==> inputs of trial 36 <==
==> flow/design.v (excerpt) <==
module ArbTop #(
    parameter   FIFO_DEPTH = 8,
    parameter   WIDTH = 64
)(
    input                       CLK,
    input                       ASynReset_N,
    input                       i_DataValid_A, i_DataValid_B, i_DataValid_C,
    input       [WIDTH-1:0]     i_DataIn_A,    i_DataIn_B,    i_DataIn_C,
    input                       i_DataGrant_D,
    output wire                 o_DataValid_D,
    output wire [WIDTH-1:0]     o_DataOut_D,
    output wire                 o_DataGrant_A, o_DataGrant_B, o_DataGrant_C
);
Settings: LEC_CHECK=0, CAP_MARGIN=20, CORE_MARGIN=3, CORE_UTILIZATION=61, CTS_CLUSTER_SIZE=36, PLACE_DENSITY=0.59, SETUP_SLACK_MARGIN=0.19, SLEW_MARGIN=0; clock period 2.91 ns.
run.sh (not shown) runs the stock make flow with config.mk's settings and CLKGATE_MAP_FILE=.
==> inputs of build 47, as changes to trial 36 <==
==> flow/config.mk (replaced) <==
export PLATFORM = sky130hd
export DESIGN_NAME = ArbTop
export DESIGN_NICKNAME = ArbTop
export VERILOG_FILES = /design/flow/design.v
export SDC_FILE = /design/flow/constraint.sdc
export NUM_CORES = 4
export LEC_CHECK = 0
export ABC_AREA = 1
export CAP_MARGIN = 20
export CORE_MARGIN = 2
export CORE_UTILIZATION = 72
export SLEW_MARGIN = 20
==> flow/constraint.sdc (replaced) <==
create_clock -name core_clock -period 2.74 [get_ports {CLK}]
set_input_delay 0.5480 -clock core_clock [delete_from_list [all_inputs] [get_ports {CLK}]]
set_output_delay 0.5480 -clock core_clock [all_outputs]
set_load 0.01 [all_outputs]
==> inputs of trial 55, as changes to trial 36 <==
==> flow/config.mk (replaced) <==
export PLATFORM = sky130hd
export DESIGN_NAME = ArbTop
export DESIGN_NICKNAME = ArbTop
export VERILOG_FILES = /design/flow/design.v
export SDC_FILE = /design/flow/constraint.sdc
export NUM_CORES = 4
export LEC_CHECK = 0
export CAP_MARGIN = 20
export CORE_MARGIN = 2
export CORE_UTILIZATION = 40
export SETUP_SLACK_MARGIN = -0.24
export SLEW_MARGIN = 20
==> flow/constraint.sdc (replaced) <==
create_clock -name core_clock -period 4.93 [get_ports {CLK}]
set_input_delay 0.9860 -clock core_clock [delete_from_list [all_inputs] [get_ports {CLK}]]
set_output_delay 0.9860 -clock core_clock [all_outputs]
set_load 0.01 [all_outputs]
==> inputs of build 58, as changes to trial 36 <==
==> flow/config.mk (replaced) <==
export PLATFORM = sky130hd
export DESIGN_NAME = ArbTop
export DESIGN_NICKNAME = ArbTop
export VERILOG_FILES = /design/flow/design.v
export SDC_FILE = /design/flow/constraint.sdc
export NUM_CORES = 4
export LEC_CHECK = 0
export CAP_MARGIN = 20
export CORE_MARGIN = 2
export CORE_UTILIZATION = 30
export SLEW_MARGIN = 20
==> flow/constraint.sdc (replaced) <==
create_clock -name core_clock -period 8.97 [get_ports {CLK}]
set_input_delay 1.7940 -clock core_clock [delete_from_list [all_inputs] [get_ports {CLK}]]
set_output_delay 1.7940 -clock core_clock [all_outputs]
set_load 0.01 [all_outputs]
==> flow_metrics.tcl <==
# collected from the flow reports
set metrics [dict create \
    comb_cells 1381 \
    worst_slack_ps -169 \
    finalSetupViolCount 45 \
    clock_power_uw 17700 \
    so_faults "negative setup slack" \
    max_freq_mhz 325 \
    crit_chain "buf_12, buf_12, buf_16, buf_12, mux2_4, a221oi_4, a21oi_2, buf_2" \
    status "complete, but fails checks" \
]
[end of results for trial 36]
==> flow_metrics.tcl <==
# collected from the flow reports
set metrics [dict create \
    finalSetupViolCount 0 \
    max_freq_mhz 224 \
    comb_cells 1381 \
    crit_chain "buf_4, a221oi_1, a21oi_1, clkdlybuf4s50_1" \
    worst_slack_ps 471 \
    clock_power_uw 10400 \
    status "timing/DRC/antenna clean" \
]
[end of results for trial 55]
==> flow_metrics.tcl <==
# collected from the flow reports
set metrics [dict create \
    crit_buf_inv 2 \
    comb_cells 1381 \
    clock_power_uw 5630 \
    top_usage_layer "met2" \
    status "timing/DRC/antenna clean" \
    finalSetupViolCount 0 \
    worst_slack_ps 2540 \
    grt_max_degree 106 \
    max_freq_mhz 155 \
    powerDensity_nw_per_um2 233 \
    io_buffers 265 \
    wl_mm 148 \
    pwr-share-comb_pct 8.3 \
    rows 152 \
]
[end of results for build 58]
==> flow_metrics.tcl <==
# collected from the flow reports
set metrics [dict create \
    ir_drop_v 0.000688 \
    final_max_slew_viol_count 0 \
    most_common_cell "nand2_1" \
    crit_chain "buf_12, buf_12, buf_12, clkbuf_16, a21oi_4, o21ai_2, a32oi_1, buf_2" \
    wl_met2_mm 76.5 \
    worst_slack_ps -203 \
    clock_latency_ps 740 \
    skew_ps 22.2 \
    status "complete, but fails checks" \
    clock_power_uw 18100 \
    so_faults "negative setup slack" \
    finalSetupViolCount 37 \
    ys_types 36 \
    max_freq_mhz 340 \
    comb_cells 2600 \
]
[end of results for build 47]

==> exp/fjord <==
==> flow/design.v <==
module RstGen(
    input           clk,
    input           asrst_n,
    output wire     srst_n
);
reg  asrst_n_d1, asrst_n_d2;
always @(posedge clk or negedge asrst_n) begin
    if (!asrst_n) begin
        asrst_n_d1 <= 1'b0;
        asrst_n_d2 <= 1'b0;
    end
    else begin
        asrst_n_d1 <= asrst_n;
        asrst_n_d2 <= asrst_n_d1;
    end
end
assign srst_n = asrst_n_d2;
endmodule
module RoundRobinArbiter(
    input wire clk,
    input wire asrst,            
    input wire en,
    input wire [2:0] req_vld,
    output reg [2:0] o_grant
);
reg [2:0] last_grant;            
always @(*) begin
    if (en)
        case (last_grant)
            'b001: begin
                if      (req_vld[1]) o_grant = 3'b010;
                else if (req_vld[2]) o_grant = 3'b100;
                else if (req_vld[0]) o_grant = 3'b001;
                else                 o_grant = 3'b000;
            end
            'b010: begin
                if      (req_vld[2]) o_grant = 3'b100;
                else if (req_vld[0]) o_grant = 3'b001;
                else if (req_vld[1]) o_grant = 3'b010;
                else                 o_grant = 3'b000;
            end
            'b100: begin
                if      (req_vld[0]) o_grant = 3'b001;
                else if (req_vld[1]) o_grant = 3'b010;
                else if (req_vld[2]) o_grant = 3'b100;
                else                 o_grant = 3'b000;
            end
            default: o_grant <= 3'b000;
        endcase
    else
        o_grant <= 3'b000;
end
always @(posedge clk or posedge asrst) begin
    if (asrst) last_grant <= 'b100;
    else if (en && (| req_vld)) begin
        last_grant <= o_grant;
    end
end
endmodule
module SyncFIFO #(
    parameter DEPTH = 192,
    parameter WIDTH = 8
)(
    input                           clk,
    input                           asrst,   
    input                           wren,    
    input           [WIDTH-1:0]     wrdata,  
    output   wire                   full,    
    input                           rden,    
    output   reg    [WIDTH-1:0]     rddata,  
    output   wire                   empty    
);
localparam ADDR_WIDTH = $clog2(DEPTH);       
reg  [WIDTH-1:0] mem [0:DEPTH-1];            
reg  [ADDR_WIDTH-1:0] wrptr;                 
reg  [ADDR_WIDTH-1:0] rdptr;
reg  [ADDR_WIDTH:0] cnt;                     
always @(posedge clk or posedge asrst) begin
    if (asrst) begin
        rdptr  <= 'd0;
        rddata <= 'd0;
    end 
    else if (rden && !empty) begin
        rddata <= mem[rdptr];
        if (rdptr < DEPTH - 1) 
            rdptr <= rdptr + 'd1;
        else rdptr <= 'd0;
    end
end
always @(posedge clk or posedge asrst) begin
    if (asrst) begin
        wrptr <= 'd0;
    end 
    else if (wren && !full) begin
        mem[wrptr] <= wrdata;
        if (wrptr < DEPTH - 1) 
            wrptr <= wrptr + 'd1;
        else wrptr <= 'd0;
    end
end
always @(posedge clk or posedge asrst) begin
    if (asrst) 
        cnt <= 'd0;
    else if ((wren && !full) && !(rden && !empty))
        cnt <= cnt + 'd1;
    else if (!(wren && !full) && (rden && !empty))
        cnt <= cnt - 'd1;
end
assign full = (cnt == DEPTH);
assign empty = (cnt == 0);
endmodule
module SyncFIFO_Bypass #(
    parameter   DEPTH = 8,
    parameter   WIDTH = 64
)(
    input                       CLK,
    input                       Reset,       
    input                       i_WrEn,      
    input       [WIDTH-1:0]     i_WrData,    
    output wire                 o_Valid,     
    output wire [WIDTH-1:0]     o_Data,
    input                       i_Grant,
    output wire                 o_Grant
);
wire                    fifo_wren, fifo_rden;
wire                    fifo_empty;
wire  [WIDTH-1:0]       fifo_wrdata, fifo_rddata;
reg   [WIDTH-1:0]       i_WrData_reg;        
reg                     i_Grant_reg;         
reg                     fifo_empty_reg;      
always @(posedge CLK) begin
    i_WrData_reg <= i_WrData;
    i_Grant_reg  <= i_Grant;
    fifo_empty_reg <= fifo_empty;
end
assign o_Valid = i_Grant_reg;
assign fifo_wren = (i_WrEn && i_Grant && fifo_empty) ? 0 : i_WrEn;
assign fifo_wrdata = i_WrData;
assign fifo_rden = i_Grant;
assign o_Grant = fifo_empty ? i_WrEn : 1;
assign o_Data  = (i_Grant_reg && fifo_empty_reg) ? i_WrData_reg : fifo_rddata;
SyncFIFO #(
    .DEPTH      ( DEPTH         ),
    .WIDTH      ( WIDTH         )
)u_SyncFIFO(
    .clk        ( CLK           ),
    .asrst      ( Reset         ),
    .wren       ( fifo_wren     ),
    .wrdata     ( fifo_wrdata   ),
    .full       (               ),
    .rden       ( fifo_rden     ),
    .rddata     ( fifo_rddata   ),
    .empty      ( fifo_empty    )
);
endmodule
module PassC #(
    parameter WIDTH = 8
)(
    input                       CLK,
    input                       Reset,       
    input                       i_WrEn,      
    input       [WIDTH-1:0]     i_WrData,    
    output reg                  o_Valid,     
    output reg  [WIDTH-1:0]     o_Data,
    input                       i_Grant,
    output wire                 o_Grant
);
assign o_Grant = i_WrEn;
always @(posedge CLK or posedge Reset) begin
    if (Reset)
        o_Valid <= 'd0;
    else
        o_Valid <= i_Grant;
end
always @(posedge CLK or posedge Reset) begin
    if (Reset)
        o_Data  <= 'd0;
    else if (i_Grant)
        o_Data  <= i_WrData;
end
endmodule
module ArbTop #(
    parameter   FIFO_DEPTH = 8,
    parameter   WIDTH = 64
)(
    input                       CLK,
    input                       ASynReset_N,
    input                       i_DataValid_A, i_DataValid_B, i_DataValid_C,
    input       [WIDTH-1:0]     i_DataIn_A,    i_DataIn_B,    i_DataIn_C,
    input                       i_DataGrant_D,
    output wire                 o_DataValid_D,
    output wire [WIDTH-1:0]     o_DataOut_D,
    output wire                 o_DataGrant_A, o_DataGrant_B, o_DataGrant_C
);
wire                SynReset_N;
wire  [2:0]         arb_req, arb_grant;
wire                PassA_DataVld, PassB_DataVld, PassC_DataVld;
wire  [WIDTH-1:0]   PassA_Data,    PassB_Data,    PassC_Data;
assign {o_DataGrant_C, o_DataGrant_B, o_DataGrant_A} = arb_grant;
assign o_DataValid_D = (PassA_DataVld || PassB_DataVld || PassC_DataVld);
assign o_DataOut_D = PassA_DataVld ? PassA_Data :
                     PassB_DataVld ? PassB_Data :
                     PassC_DataVld ? PassC_Data :
                     0;
RstGen u_RstGen(
    .clk        ( CLK           ),
    .asrst_n    ( ASynReset_N   ),
    .srst_n     ( SynReset_N    )
);
RoundRobinArbiter u_RoundRobinArbiter(
    .clk        ( CLK           ),
    .asrst      ( ~SynReset_N   ),
    .en         ( i_DataGrant_D ),
    .req_vld    ( arb_req       ),
    .o_grant    ( arb_grant     )
);
SyncFIFO_Bypass #(
    .DEPTH      ( FIFO_DEPTH    ),
    .WIDTH      ( WIDTH         )
) u_PassA (
    .CLK        ( CLK           ),
    .Reset      ( ~SynReset_N   ),
    .i_Grant    ( arb_grant[0]  ),
    .i_WrEn     ( i_DataValid_A ),
    .i_WrData   ( i_DataIn_A    ),
    .o_Grant    ( arb_req[0]    ),
    .o_Valid    ( PassA_DataVld ),
    .o_Data     ( PassA_Data    )
);
SyncFIFO_Bypass #(
    .DEPTH      ( FIFO_DEPTH    ),
    .WIDTH      ( WIDTH         )
) u_PassB (
    .CLK        ( CLK           ),
    .Reset      ( ~SynReset_N   ),
    .i_Grant    ( arb_grant[1]  ),
    .i_WrEn     ( i_DataValid_B ),
    .i_WrData   ( i_DataIn_B    ),
    .o_Grant    ( arb_req[1]    ),
    .o_Valid    ( PassB_DataVld ),
    .o_Data     ( PassB_Data    )
);
PassC #(
    .WIDTH      ( WIDTH         )
)u_PassC (
    .CLK        ( CLK           ),
    .Reset      ( ~SynReset_N   ),
    .i_Grant    ( arb_grant[2]  ),
    .i_WrEn     ( i_DataValid_C ),
    .i_WrData   ( i_DataIn_C    ),
    .o_Grant    ( arb_req[2]    ),
    .o_Valid    ( PassC_DataVld ),
    .o_Data     ( PassC_Data    )
);
endmodule
==> flow/run.sh <==
#!/bin/bash
# the make line also repeats each setting of config.mk as NAME=value (left out here)
make -C /OpenROAD-flow-scripts/flow DESIGN_CONFIG=/design/flow/config.mk WORK_HOME=/design/flow/orfs CLKGATE_MAP_FILE= finish
==> flow/config.mk <==
export PLATFORM = sky130hd
export DESIGN_NAME = ArbTop
export DESIGN_NICKNAME = ArbTop
export VERILOG_FILES = /design/flow/design.v
export SDC_FILE = /design/flow/constraint.sdc
export NUM_CORES = 4
export LEC_CHECK = 0
export CAP_MARGIN = 20
export CORE_MARGIN = 2
export CORE_UTILIZATION = 72
export CTS_CLUSTER_DIAMETER = 364
export CTS_CLUSTER_SIZE = 15
export HOLD_SLACK_MARGIN = 0.29
export PLACE_DENSITY_LB_ADDON = 0.04
export SETUP_SLACK_MARGIN = 0.24
export SLEW_MARGIN = 40
==> flow/constraint.sdc <==
create_clock -name core_clock -period 1.72 [get_ports {CLK}]
set_input_delay 0.3440 -clock core_clock [delete_from_list [all_inputs] [get_ports {CLK}]]
set_output_delay 0.3440 -clock core_clock [all_outputs]
set_load 0.01 [all_outputs]
==> inputs of exp/ember, as changes to exp/fjord <==
==> flow/config.mk (replaced) <==
export PLATFORM = sky130hd
export DESIGN_NAME = ArbTop
export DESIGN_NICKNAME = ArbTop
export VERILOG_FILES = /design/flow/design.v
export SDC_FILE = /design/flow/constraint.sdc
export NUM_CORES = 4
export LEC_CHECK = 0
export CAP_MARGIN = 40
export CORE_MARGIN = 2
export CORE_UTILIZATION = 72
export CTS_CLUSTER_SIZE = 18
export SETUP_SLACK_MARGIN = -0.21
export SLEW_MARGIN = 20
export TNS_END_PERCENT = 80
==> flow/constraint.sdc (replaced) <==
create_clock -name core_clock -period 2.74 [get_ports {CLK}]
set_input_delay 0.5480 -clock core_clock [delete_from_list [all_inputs] [get_ports {CLK}]]
set_output_delay 0.5480 -clock core_clock [all_outputs]
set_load 0.01 [all_outputs]
==> comparison table <==
|  | exp/fjord | exp/ember |
|---|---|---|
| Final setup violation count | 1310 | 314 |
| First-pass iteration count of the detailed router | 10 | 9 |
| Number of clock buffers in the layout | 185 | 202 |
| Area grow syn2layout | 30.2% | 22.1% |
| CP max stage cell | sky130_fd_sc_hd__a222oi_1 | sky130_fd_sc_hd__dfxtp_4 |
| Fraction of area in multi-input gates | 20.3% | 21.0% |
| Post-detailed-route via-to-cell ratio | 8.35 | 7.17 |
| Post-route clock skew | 0.0464 ns | 0.0391 ns |
| Required time of the critical path | 2.32 ns | 2.19 ns |
| Critical path launch point | u_PassB.u_SyncFIFO.rdptr[0] | u_PassB.fifo_empty_reg |
| 1st-iter DRT viols | 9673 | 5093 |
| Total clock buffers created by CTS | 101 | 135 |
| Rel. slew slack | 13.4% | 42.3% |
| Power spent charging and discharging nets | 21.4 mW | 11.6 mW |
| Clock input transition at the sequential cells of the worst setup and hold paths | 0.09 ns | 0.06 ns |
| Outcome | failed layout checks | failed layout checks |
| Reasons for failing layout checks | setup timing | setup timing |
| Crit path buffers/inverters | 3 | 4 |

==> inputs of indigo <==
RTL: the design.v shown in full above, as it stands there.
==> flow/config.mk <==
export PLATFORM = sky130hd
export DESIGN_NAME = ArbTop
export DESIGN_NICKNAME = ArbTop
export VERILOG_FILES = /design/flow/design.v
export SDC_FILE = /design/flow/constraint.sdc
export NUM_CORES = 4
export LEC_CHECK = 0
export CAP_MARGIN = 25
export CELL_PAD_IN_SITES_DETAIL_PLACEMENT = 0
export CORE_ASPECT_RATIO = 1.22
export CORE_MARGIN = 4
export CORE_UTILIZATION = 33
export CTS_CLUSTER_DIAMETER = 316
export GPL_ROUTABILITY_DRIVEN = 1
export GPL_TIMING_DRIVEN = 0
export SLEW_MARGIN = 20
==> flow/constraint.sdc <==
create_clock -name core_clock -period 2.98 [get_ports {CLK}]
set_input_delay 0.5960 -clock core_clock [delete_from_list [all_inputs] [get_ports {CLK}]]
set_output_delay 0.5960 -clock core_clock [all_outputs]
set_load 0.01 [all_outputs]
==> onyx (differences from indigo) <==
- CAP_MARGIN: 25 -> 20
- CELL_PAD_IN_SITES_DETAIL_PLACEMENT: 0 -> not set
- CORE_ASPECT_RATIO: 1.22 -> not set
- CORE_MARGIN: 4 -> 2
- CORE_UTILIZATION: 33 -> 70
- CTS_CLUSTER_DIAMETER: 316 -> not set
- GPL_ROUTABILITY_DRIVEN: 1 -> not set
- GPL_TIMING_DRIVEN: 0 -> not set
- SETUP_SLACK_MARGIN: not set -> 0.97
==> flow/constraint.sdc (replaced) <==
create_clock -name core_clock -period 3.35 [get_ports {CLK}]
set_input_delay 0.6700 -clock core_clock [delete_from_list [all_inputs] [get_ports {CLK}]]
set_output_delay 0.6700 -clock core_clock [all_outputs]
set_load 0.01 [all_outputs]
==> lagoon (differences from indigo) <==
- CAP_MARGIN: 25 -> 20
- CELL_PAD_IN_SITES_DETAIL_PLACEMENT: 0 -> not set
- CORE_ASPECT_RATIO: 1.22 -> not set
- CORE_MARGIN: 4 -> 2
- CORE_UTILIZATION: 33 -> 68
- CTS_CLUSTER_DIAMETER: 316 -> not set
- GPL_ROUTABILITY_DRIVEN: 1 -> not set
- GPL_TIMING_DRIVEN: 0 -> not set
==> flow/constraint.sdc (replaced) <==
create_clock -name core_clock -period 3.15 [get_ports {CLK}]
set_input_delay 0.6300 -clock core_clock [delete_from_list [all_inputs] [get_ports {CLK}]]
set_output_delay 0.6300 -clock core_clock [all_outputs]
set_load 0.01 [all_outputs]
==> summary of the runs <==
- indigo finished with negative setup slack left. onyx finished but failed the layout checks on max-slew violations, negative setup slack. lagoon reached the layout checks and failed them: negative setup slack.
- In lagoon the first-iteration DRC count is larger than in indigo, by 20%.
- The lowest total power belongs to lagoon, the highest to indigo.
- Non-clock buffer count: lagoon < indigo < onyx.
- In lagoon the cell count is smaller than in onyx, by about 5.4%.
- In synthesized area, onyx and lagoon do not differ.
- The highest combinational power belongs to onyx, the lowest to lagoon.
- Synthesized cell count is the same in lagoon and onyx.
- In onyx the die size is smaller than in lagoon, by about 2.8%.
- The lowest via count belongs to indigo, the highest to onyx.
- Critical path depth, highest first: lagoon, onyx, indigo.
==> figures <==
|  | lagoon | indigo | onyx |
|---|---|---|---|
| Required time worst endpoint | 2.52 ns | 2.38 ns | 3.99 ns |
| Clock network power consumption | 16,500 uW | 17,600 uW | 16,100 uW |
| Endpoint class of the critical path | primary output | primary output | flip-flop |
| Layout Cell Area excl Fill | 63,300 sq um | 65,750 sq um | 68,470 sq um |
| Status | finished with violations | finished with violations | finished with violations |
| Violated checks | negative setup slack | negative setup slack | max-slew violations, negative setup slack |
| Clock latency at the later pin of the worst-skew pair | 0.75 ns | 0.75 ns | 0.79 ns |
| Routed length per instance | 31.17 um | 28.73 um | 45.92 um |
| P_leak | 0.02317 uW | 0.02356 uW | 0.02552 uW |
| Worst slack at placement | -0.4409 ns | -1.705 ns | -0.3365 ns |
| Post-detailed-route via-to-cell ratio | 6.922 | 5.441 | 8.317 |
| Total antenna diodes in the routed design | 5 | 21 | 21 |
| Initial antenna violation count | 16 | 46 | 16 |
| Number of buffers inserted by post-CTS setup repair | 27 | 71 | 92 |
| Crit path depth | 8 | 5 | 6 |
| Met2 GRT Util | 56.13% | 31.15% | 61.71% |
| Sum of internal, switching and leakage power | 42,720 uW | 45,640 uW | 43,170 uW |
| Worst vdd ir | 0.0004896 V | 0.0006385 V | 0.0008103 V |
| Critical Path Sink | o_DataOut_D[35] | o_DataGrant_A | u_PassB.u_SyncFIFO.rddata[20] |
| Area share of buffers outside the clock network | 8.464% | 8.664% | 14.32% |
| Total core area | 75,700 sq um | 156,000 sq um | 73,210 sq um |
| Met3 usage in global routing | 8.585% | 8.105% | 11.01% |
| R2R Setup Slk | 0.20 ns | -0.19 ns | -0.37 ns |
Power and IR drop assume default switching activity.
